==> flow/design.v (excerpt) <==
module mp2 #(
    parameter CLK_FREQ = 12000000,
    parameter INTERVAL = CLK_FREQ / 360
)(
    input logic clk,
    input logic rst,
    output logic RGB_R,
    output logic RGB_G,
    output logic RGB_B
);
    logic [31:0] counter;
    logic [8:0] hue;
    logic [7:0] pwm_r, pwm_g, pwm_b;
    logic [7:0] pwm_counter;
    always_ff @(posedge clk) begin
        if (rst) begin
            counter <= 0;
            hue <= 0;
        end
        else if (counter >= INTERVAL)
        begin
            counter <= 0;
            hue <= (hue >= 359) ? 0 : hue + 1;
        end
        else
        begin
            counter <= counter + 1;
        end
    end
    always_comb begin
        pwm_r = (hue < 60) ? 255 :
                (hue < 120) ? (255 * (120 - hue) / 60) :
                (hue < 180) ? 0 :
                (hue < 240) ? 0 :
                (hue < 300) ? (255 * (hue - 240) / 60) :
                255;
        pwm_g = (hue < 60) ? (255 * (hue - 0) / 60) :
                (hue < 180) ? 255 :
                (hue < 240) ? (255 * (240 - hue) / 60) :
                0;
        pwm_b = (hue < 120) ? 0 :
                (hue < 180) ? (255 * (hue - 120) / 60) :
                (hue < 300) ? 255 :
                (hue < 360) ? (255 * (360 - hue) / 60) :
                0;
    end
    always_ff @(posedge clk) begin
        if (rst) pwm_counter <= 0;
        else pwm_counter <= pwm_counter + 1;
    end
    assign {RGB_R, RGB_G, RGB_B} = {pwm_counter < pwm_r, pwm_counter < pwm_g, pwm_counter < pwm_b};
endmodule
For scale: roughly 2600 cells after synthesis.
Settings: LEC_CHECK=0, ABC_AREA=1, CAP_MARGIN=40, CELL_PAD_IN_SITES_GLOBAL_PLACEMENT=1, CORE_MARGIN=2, CORE_UTILIZATION=68, HOLD_SLACK_MARGIN=0.14, PLACE_DENSITY_LB_ADDON=0.02, SETUP_SLACK_MARGIN=0.32, SLEW_MARGIN=5, TNS_END_PERCENT=45; clock period 30.0 ns.
run.sh (not shown) runs the stock make flow with config.mk's settings and CLKGATE_MAP_FILE=.
The baseline ended with an error in global placement without I/O, error FLW-0024.
Edit:
Settings changed: ABC_AREA 1 to unset, CAP_MARGIN 40 to 20, CELL_PAD_IN_SITES_GLOBAL_PLACEMENT 1 to unset, CORE_MARGIN 2 to 8, CORE_UTILIZATION 68 to 72, CTS_CLUSTER_DIAMETER set to 385, CTS_CLUSTER_SIZE set to 98, HOLD_SLACK_MARGIN 0.14 to unset, PLACE_DENSITY_LB_ADDON 0.02 to 0.3, SETUP_SLACK_MARGIN 0.32 to -0.58, SLEW_MARGIN 5 to 20, TNS_END_PERCENT 45 to 5.
After rerunning: With this change the flow completed with no timing, DRC or antenna violations. Area after synthesis shrinks slightly. Synthesized cell count goes down by about a fifth. Die size climbs by a little under a tenth.
Edit:
Settings changed: CORE_MARGIN 8 to 2, CORE_UTILIZATION 72 to 57, CTS_CLUSTER_DIAMETER 385 to 319, CTS_CLUSTER_SIZE 98 to 100, PLACE_DENSITY_LB_ADDON 0.3 to unset, SETUP_SLACK_MARGIN -0.58 to unset.
Hold slack improves by 0.029 ns.
Setup slack degrades by 0.36 ns.
Via count came out lower by a few percent.
Utilization came out lower by 15 points.
Routed wire length stays flat.
Area after synthesis stays the same.
Clock power came out higher slightly.
Edit:
Settings changed: ABC_AREA set to 1, CELL_PAD_IN_SITES_GLOBAL_PLACEMENT set to 1, CORE_UTILIZATION 57 to 35, SETUP_SLACK_MARGIN set to 5.0, TNS_END_PERCENT 5 to 10.
Worst hold slack gets worse by 0.055 ns.
Power drops by about 13%.
First-iteration DRC count fell by about 26%.
Critical path depth climbs by 29.
Edit:
Settings changed: CELL_PAD_IN_SITES_GLOBAL_PLACEMENT 1 to unset, CORE_ASPECT_RATIO set to 1.88, CORE_MARGIN 2 to 8, CORE_UTILIZATION 35 to 72, CTS_CLUSTER_DIAMETER 319 to 385, CTS_CLUSTER_SIZE 100 to 98, PLACE_DENSITY set to 0.78, SETUP_SLACK_MARGIN 5.0 to -0.58, TNS_END_PERCENT 10 to 5.
What happened: The changed run went through all stages and came out clean. Global-route usage went up by 15 points. Total power came out higher by 5.1%. Sequential share of layout area goes up by 0.12 points. Maximum frequency stays flat.
Edit:
Settings changed: ABC_AREA 1 to unset, CORE_ASPECT_RATIO 1.88 to unset, CORE_UTILIZATION 72 to 49, CTS_CLUSTER_SIZE 98 to unset, PLACE_DENSITY 0.78 to unset, PLACE_DENSITY_LB_ADDON set to 0.3, TNS_END_PERCENT 5 to unset.
Outcome:
- maximum frequency went down by 9.2%
- via count went down by 11%
- wire length decreases by 7.4%
- clock skew rose by 0.0057 ns
- count of clock-buffer cells in the layout does not change
- total power is higher by 7.7%
- first-iteration DRC count fell by 6.7%
- setup slack loses 2.0 ns

* * *

The RTL this note starts from:
==> flow/design.v <==
module mp2 #(
    parameter CLK_FREQ = 12000000,
    parameter INTERVAL = CLK_FREQ / 360
)(
    input logic clk,
    input logic rst,
    output logic RGB_R,
    output logic RGB_G,
    output logic RGB_B
);
    logic [31:0] counter;
    logic [8:0] hue;
    logic [7:0] pwm_r, pwm_g, pwm_b;
    logic [7:0] pwm_counter;
    always_ff @(posedge clk) begin
        if (rst) begin
            counter <= 0;
            hue <= 0;
        end
        else if (counter >= INTERVAL)
        begin
            counter <= 0;
            hue <= (hue >= 359) ? 0 : hue + 1;
        end
        else
        begin
            counter <= counter + 1;
        end
    end
    always_comb begin
        pwm_r = (hue < 60) ? 255 :
                (hue < 120) ? (255 * (120 - hue) / 60) :
                (hue < 180) ? 0 :
                (hue < 240) ? 0 :
                (hue < 300) ? (255 * (hue - 240) / 60) :
                255;
        pwm_g = (hue < 60) ? (255 * (hue - 0) / 60) :
                (hue < 180) ? 255 :
                (hue < 240) ? (255 * (240 - hue) / 60) :
                0;
        pwm_b = (hue < 120) ? 0 :
                (hue < 180) ? (255 * (hue - 120) / 60) :
                (hue < 300) ? 255 :
                (hue < 360) ? (255 * (360 - hue) / 60) :
                0;
    end
    always_ff @(posedge clk) begin
        if (rst) pwm_counter <= 0;
        else pwm_counter <= pwm_counter + 1;
    end
    assign {RGB_R, RGB_G, RGB_B} = {pwm_counter < pwm_r, pwm_counter < pwm_g, pwm_counter < pwm_b};
endmodule
export LEC_CHECK = 0
export ABC_AREA = 1
export CAP_MARGIN = 20
export CORE_MARGIN = 2
export CORE_UTILIZATION = 72
export CTS_CLUSTER_SIZE = 58
export HOLD_SLACK_MARGIN = -0.09
export PLACE_DENSITY = 0.73
export SETUP_SLACK_MARGIN = 4.56
export SLEW_MARGIN = 20
export TNS_END_PERCENT = 5
create_clock -name core_clock -period 16.1 [get_ports {clk}]
Edit:
CORE_UTILIZATION = 65   (was 72)
CTS_CLUSTER_SIZE = 93   (was 58)
HOLD_SLACK_MARGIN = not set   (was -0.09)
PLACE_DENSITY = not set   (was 0.73)
SETUP_SLACK_MARGIN = not set   (was 4.56)
TNS_END_PERCENT = not set   (was 5)
clock period = 12.2 ns   (was 16.1 ns; I/O delays follow)
=> With this change the flow failed in global routing; area after synthesis does not change; synthesized cell count is unchanged; die area is higher by 10%.
Edit:
ABC_AREA = not set   (was 1)
CORE_UTILIZATION = 54   (was 65)
CTS_CLUSTER_SIZE = not set   (was 93)
clock period = 22.0 ns   (was 12.2 ns; I/O delays follow)
With this change the flow ran to the end with no violations.
Die area is higher by 18%.
Synthesized cell count came out lower by 15%.
Area after synthesis came out lower by 1.6%.
Edit:
CORE_UTILIZATION = 64   (was 54)
CTS_CLUSTER_SIZE = 76   (was not set)
SETUP_SLACK_MARGIN = 2.99   (was not set)
clock period = 16.1 ns   (was 22.0 ns; I/O delays follow)
Result: The new run completed with no timing, DRC or antenna violations; setup slack degrades by 0.97 ns; wire length is higher by 20%; area after synthesis stays the same; combinational power went up by 87%; utilization came out higher by 26 points; count of clock-buffer cells in the layout decreases by 1.
Edit:
ABC_AREA = 1   (was not set)
CORE_UTILIZATION = 72   (was 64)
CTS_CLUSTER_SIZE = 58   (was 76)
PLACE_DENSITY = 0.73   (was not set)
SETUP_SLACK_MARGIN = 4.56   (was 2.99)
After rerunning: This time the run never finished: it broke off in global routing with GRT-0232; synthesized cell count increases by about 18%; die size decreases by about 9%; synthesized area increases by about 1.6%.

* * *

// mp2: RTL as listed in full above, without the edits since
Settings: LEC_CHECK=0, CAP_MARGIN=20, CORE_MARGIN=2, CORE_UTILIZATION=70, CTS_CLUSTER_DIAMETER=203, CTS_CLUSTER_SIZE=76, PLACE_DENSITY=0.65, SETUP_SLACK_MARGIN=2.18, SLEW_MARGIN=20; clock period 16.3 ns.
Next try:
- CORE_UTILIZATION: 70 -> 71
- CTS_CLUSTER_DIAMETER: 203 -> 227
- CTS_CLUSTER_SIZE: 76 -> not set
- PLACE_DENSITY: 0.65 -> not set
- SETUP_SLACK_MARGIN: 2.18 -> not set
- clock period: 16.3 -> 13.8 ns (I/O delays scaled with it)
What happened: With this change the flow aborted during global routing. Die area shrinks by 1.4%. Synthesized area stays the same. Synthesized cell count is unchanged.
Next try:
- CORE_UTILIZATION: 71 -> 64
- CTS_CLUSTER_DIAMETER: 227 -> not set
- CTS_CLUSTER_SIZE: not set -> 90
- SETUP_SLACK_MARGIN: not set -> 1.85
- clock period: 13.8 -> 13.7 ns (I/O delays scaled with it)
Effect: The changed run never finished: it broke off in global routing; die area is higher by 11%; synthesized area is unchanged; synthesized cell count stays the same.
Next try:
- CORE_UTILIZATION: 64 -> 65
- CTS_CLUSTER_SIZE: 90 -> 58
- MAX_ROUTING_LAYER: not set -> met4
- SETUP_SLACK_MARGIN: 1.85 -> not set
- clock period: 13.7 -> 28.2 ns (I/O delays scaled with it)
The new run completed without violations.
Area after synthesis is unchanged.
Die size goes down slightly.
Synthesized cell count is unchanged.
Next try:
- CORE_UTILIZATION: 65 -> 40
- CTS_CLUSTER_SIZE: 58 -> not set
- MAX_ROUTING_LAYER: met4 -> not set
- clock period: 28.2 -> 30.0 ns (I/O delays scaled with it)
After rerunning: The changed run finished with timing, DRC and antenna clean. Clock-buffer cell count is unchanged. Register-to-register slack improved by 1.6 ns. Final cell count rose by a little under a tenth. Cell area climbs slightly. Wire length went up by a few percent. Via count is lower by a few percent. Core utilization came out lower by 25 points.

* * *

Starts from the design.v that is shown in full above.
Settings: LEC_CHECK=0, CAP_MARGIN=20, CORE_MARGIN=2, CORE_UTILIZATION=66, CTS_CLUSTER_DIAMETER=204, HOLD_SLACK_MARGIN=0.28, SLEW_MARGIN=20; clock period 13.8 ns.
The starting point failed in 5_1_grt with GRT-0232.
==> next run, changes <==
Settings changed: CORE_UTILIZATION 66 to 72, CTS_CLUSTER_DIAMETER 204 to 397, HOLD_SLACK_MARGIN 0.28 to unset, PLACE_DENSITY set to 0.42.
Clock period 13.8 ns to 12.8 ns, I/O delays scaled along.
Result: The new run stopped in 4_1_cts; synthesized area does not change; synthesized cell count is unchanged; die size drops by a little under a tenth.
==> next run, changes <==
Settings changed: CORE_UTILIZATION 72 to 70, CTS_CLUSTER_DIAMETER 397 to 221, PLACE_DENSITY 0.42 to unset.
Clock period 12.8 ns to 13.7 ns, I/O delays scaled along.
Outcome: The changed run aborted during 5_1_grt (GRT-0116). Synthesized cell count does not change. Die size rose by a few percent. Area after synthesis does not change.

* * *

Starts from the design.v that is shown in full above.
Settings: LEC_CHECK=0, CAP_MARGIN=20, CORE_MARGIN=2, CORE_UTILIZATION=57, SLEW_MARGIN=20; clock period 20.8 ns.
Edit:
Settings changed: ABC_AREA set to 1, CORE_UTILIZATION 57 to 71.
Clock period 20.8 ns to 26.5 ns, I/O delays scaled along.
- synthesized cell count increases by about 18%
- power is lower by 30%
- utilization grows by 15 points
- global-route usage rises by 5.2 points
- clock power is lower by 22%
Edit:
Settings changed: ABC_AREA 1 to unset, CORE_UTILIZATION 71 to 65, TNS_END_PERCENT set to 5.
Clock period 26.5 ns to 13.8 ns, I/O delays scaled along.
=> The changed run completed and failed the layout checks on negative setup slack. Design area came out higher by 26%. Worst hold slack gains 36 ps. Total power came out higher to 3.0 times its value. Clock skew came out lower by 8.4 ps. Via count came out higher by 18%. Global-route usage came out higher by 8.7 points. Wire length came out higher by 40%. Cell count came out higher by about 5.6%. Worst setup slack loses 8300 ps. Utilization came out higher by 12 points.
Edit:
Settings changed: CORE_UTILIZATION 65 to 40, TNS_END_PERCENT 5 to unset.
Clock period 13.8 ns to 22.0 ns, I/O delays scaled along.
Effect: Now the flow passed the timing, DRC and antenna checks; cell area fell by about a fifth; worst setup slack improved by 2700 ps; area after synthesis does not change; worst hold slack hardly moves; clock power went down by well over a third.
Edit:
Settings changed: CELL_PAD_IN_SITES_GLOBAL_PLACEMENT set to 1, SLEW_MARGIN 20 to 5.
Clock period 22.0 ns to 30.0 ns, I/O delays scaled along.
The changed run finished with timing, DRC and antenna clean; via count came out lower slightly; total power goes down by a quarter to a third; hold slack is worse by 30 ps; cell area hardly moves; register-to-register slack improves by 8100 ps.

* * *

run 1:
// mp2: RTL as listed in full above, without the edits since
clock: 30.0 ns
lec_check: 0
cap_margin: 15
cell_pad_in_sites_detail_placement: 2
core_margin: 2
core_utilization: 40
gpl_routability_driven: 0
slew_margin: 20
The following lists how run 2 was set up differently from run 1:
# run 1
export LEC_CHECK = 0
export CAP_MARGIN = 15
export CELL_PAD_IN_SITES_DETAIL_PLACEMENT = 2
export CORE_MARGIN = 2
export CORE_UTILIZATION = 40
export GPL_ROUTABILITY_DRIVEN = 0
export SLEW_MARGIN = 20
create_clock -name core_clock -period 30.0 [get_ports {clk}]
# run 2
export LEC_CHECK = 0
export ABC_AREA = 1
export CAP_MARGIN = 20
export CELL_PAD_IN_SITES_GLOBAL_PLACEMENT = 1
export CORE_MARGIN = 2
export CORE_UTILIZATION = 40
export HOLD_SLACK_MARGIN = 0.14
export PLACE_DENSITY_LB_ADDON = 0.02
export SETUP_SLACK_MARGIN = 0.32
export SLEW_MARGIN = 5
export TNS_END_PERCENT = 95
create_clock -name core_clock -period 30.0 [get_ports {clk}]
Notes after the runs:
- Vias per cell (lower): run 2
- Placement-stage cell area: run 2 > run 1
- Taking run 1 as the reference, in run 2 total cell area reported by yosys after synthesis now sits higher, part of the total power dissipated in sequential elements now sits higher, global-route usage now sits lower.
- In terms of sequential share of cell area, run 1 and run 2 differ only marginally.
- Row total buffers and inverters traversed by the critical path: run 2 higher / run 1 lower
- Between run 1 and run 2, internal power contribution is lower for run 2, run 1 comes in above that.
- Compare run 1 and run 2 | power lower: run 2
What run 3 does differently from run 2 at the input level:
# run 2
export LEC_CHECK = 0
export ABC_AREA = 1
export CAP_MARGIN = 20
export CELL_PAD_IN_SITES_GLOBAL_PLACEMENT = 1
export CORE_MARGIN = 2
export CORE_UTILIZATION = 40
export HOLD_SLACK_MARGIN = 0.14
export PLACE_DENSITY_LB_ADDON = 0.02
export SETUP_SLACK_MARGIN = 0.32
export SLEW_MARGIN = 5
export TNS_END_PERCENT = 95
create_clock -name core_clock -period 30.0 [get_ports {clk}]
# run 3
export LEC_CHECK = 0
export ABC_AREA = 1
export CAP_MARGIN = 20
export CELL_PAD_IN_SITES_GLOBAL_PLACEMENT = 3
export CORE_MARGIN = 2
export CORE_UTILIZATION = 68
export CTS_CLUSTER_DIAMETER = 56
export CTS_CLUSTER_SIZE = 14
export HOLD_SLACK_MARGIN = 0.14
export PLACE_DENSITY_LB_ADDON = 0.02
export SETUP_SLACK_MARGIN = 0.32
export SLEW_MARGIN = 5
export TNS_END_PERCENT = 45
create_clock -name core_clock -period 30.0 [get_ports {clk}]
==> comparison <==
- As far as area after synthesis goes, run 3 and run 2 are indistinguishable; the numbers are identical.
- Flow for run 3 halted at global placement without I/O (3_1_place_gp_skip_io), error code FLW-0024.
- Diff run 3..run 2 | chip area line of the yosys report | unchanged
- The starting density of the core in run 3 sits 28 points above the value recorded for run 2.
diff inputs: run 3 => run 4
# run 3
export LEC_CHECK = 0
export ABC_AREA = 1
export CAP_MARGIN = 20
export CELL_PAD_IN_SITES_GLOBAL_PLACEMENT = 3
export CORE_MARGIN = 2
export CORE_UTILIZATION = 68
export CTS_CLUSTER_DIAMETER = 56
export CTS_CLUSTER_SIZE = 14
export HOLD_SLACK_MARGIN = 0.14
export PLACE_DENSITY_LB_ADDON = 0.02
export SETUP_SLACK_MARGIN = 0.32
export SLEW_MARGIN = 5
export TNS_END_PERCENT = 45
create_clock -name core_clock -period 30.0 [get_ports {clk}]
# run 4
export LEC_CHECK = 0
export ABC_AREA = 1
export CAP_MARGIN = 20
export CORE_MARGIN = 2
export CORE_UTILIZATION = 35
export CTS_CLUSTER_DIAMETER = 319
export CTS_CLUSTER_SIZE = 100
export SLEW_MARGIN = 20
export TNS_END_PERCENT = 70
create_clock -name core_clock -period 30.0 [get_ports {clk}]
Results
- | placeable core region | higher: run 4 |
- Having completed the whole flow, run 4 delivered a layout that passed the timing, DRC and antenna checks.
- Delta (run 4 minus run 3): site row count increased 23; die area rose 92%.
What run 5 does differently from run 4 at the input level:
# run 4
export LEC_CHECK = 0
export ABC_AREA = 1
export CAP_MARGIN = 20
export CORE_MARGIN = 2
export CORE_UTILIZATION = 35
export CTS_CLUSTER_DIAMETER = 319
export CTS_CLUSTER_SIZE = 100
export SLEW_MARGIN = 20
export TNS_END_PERCENT = 70
create_clock -name core_clock -period 30.0 [get_ports {clk}]
# run 5
export LEC_CHECK = 0
export ABC_AREA = 0
export CAP_MARGIN = 20
export CELL_PAD_IN_SITES_GLOBAL_PLACEMENT = 3
export CORE_MARGIN = 2
export CORE_UTILIZATION = 35
export CTS_CLUSTER_DIAMETER = 319
export CTS_CLUSTER_SIZE = 100
export PLACE_DENSITY = 0.46
export SETUP_SLACK_MARGIN = 5.0
export SLEW_MARGIN = 20
export TNS_END_PERCENT = 10
create_clock -name core_clock -period 30.0 [get_ports {clk}]
==> comparison <==
- Of the two values seen for highest metal layer with signal wires, met5 was produced by run 5 and met4 by run 4.
- The mux cell area share after synthesis reported for run 5 is greater than that of run 4 by 0.86 points.
- [compare] base=run 4 new=run 5: leakage dissipation moved down, overall power consumption moved up, buffer and inverter count on the worst path moved down, via count moved down.
Power is estimated from default activity; no workload was simulated.
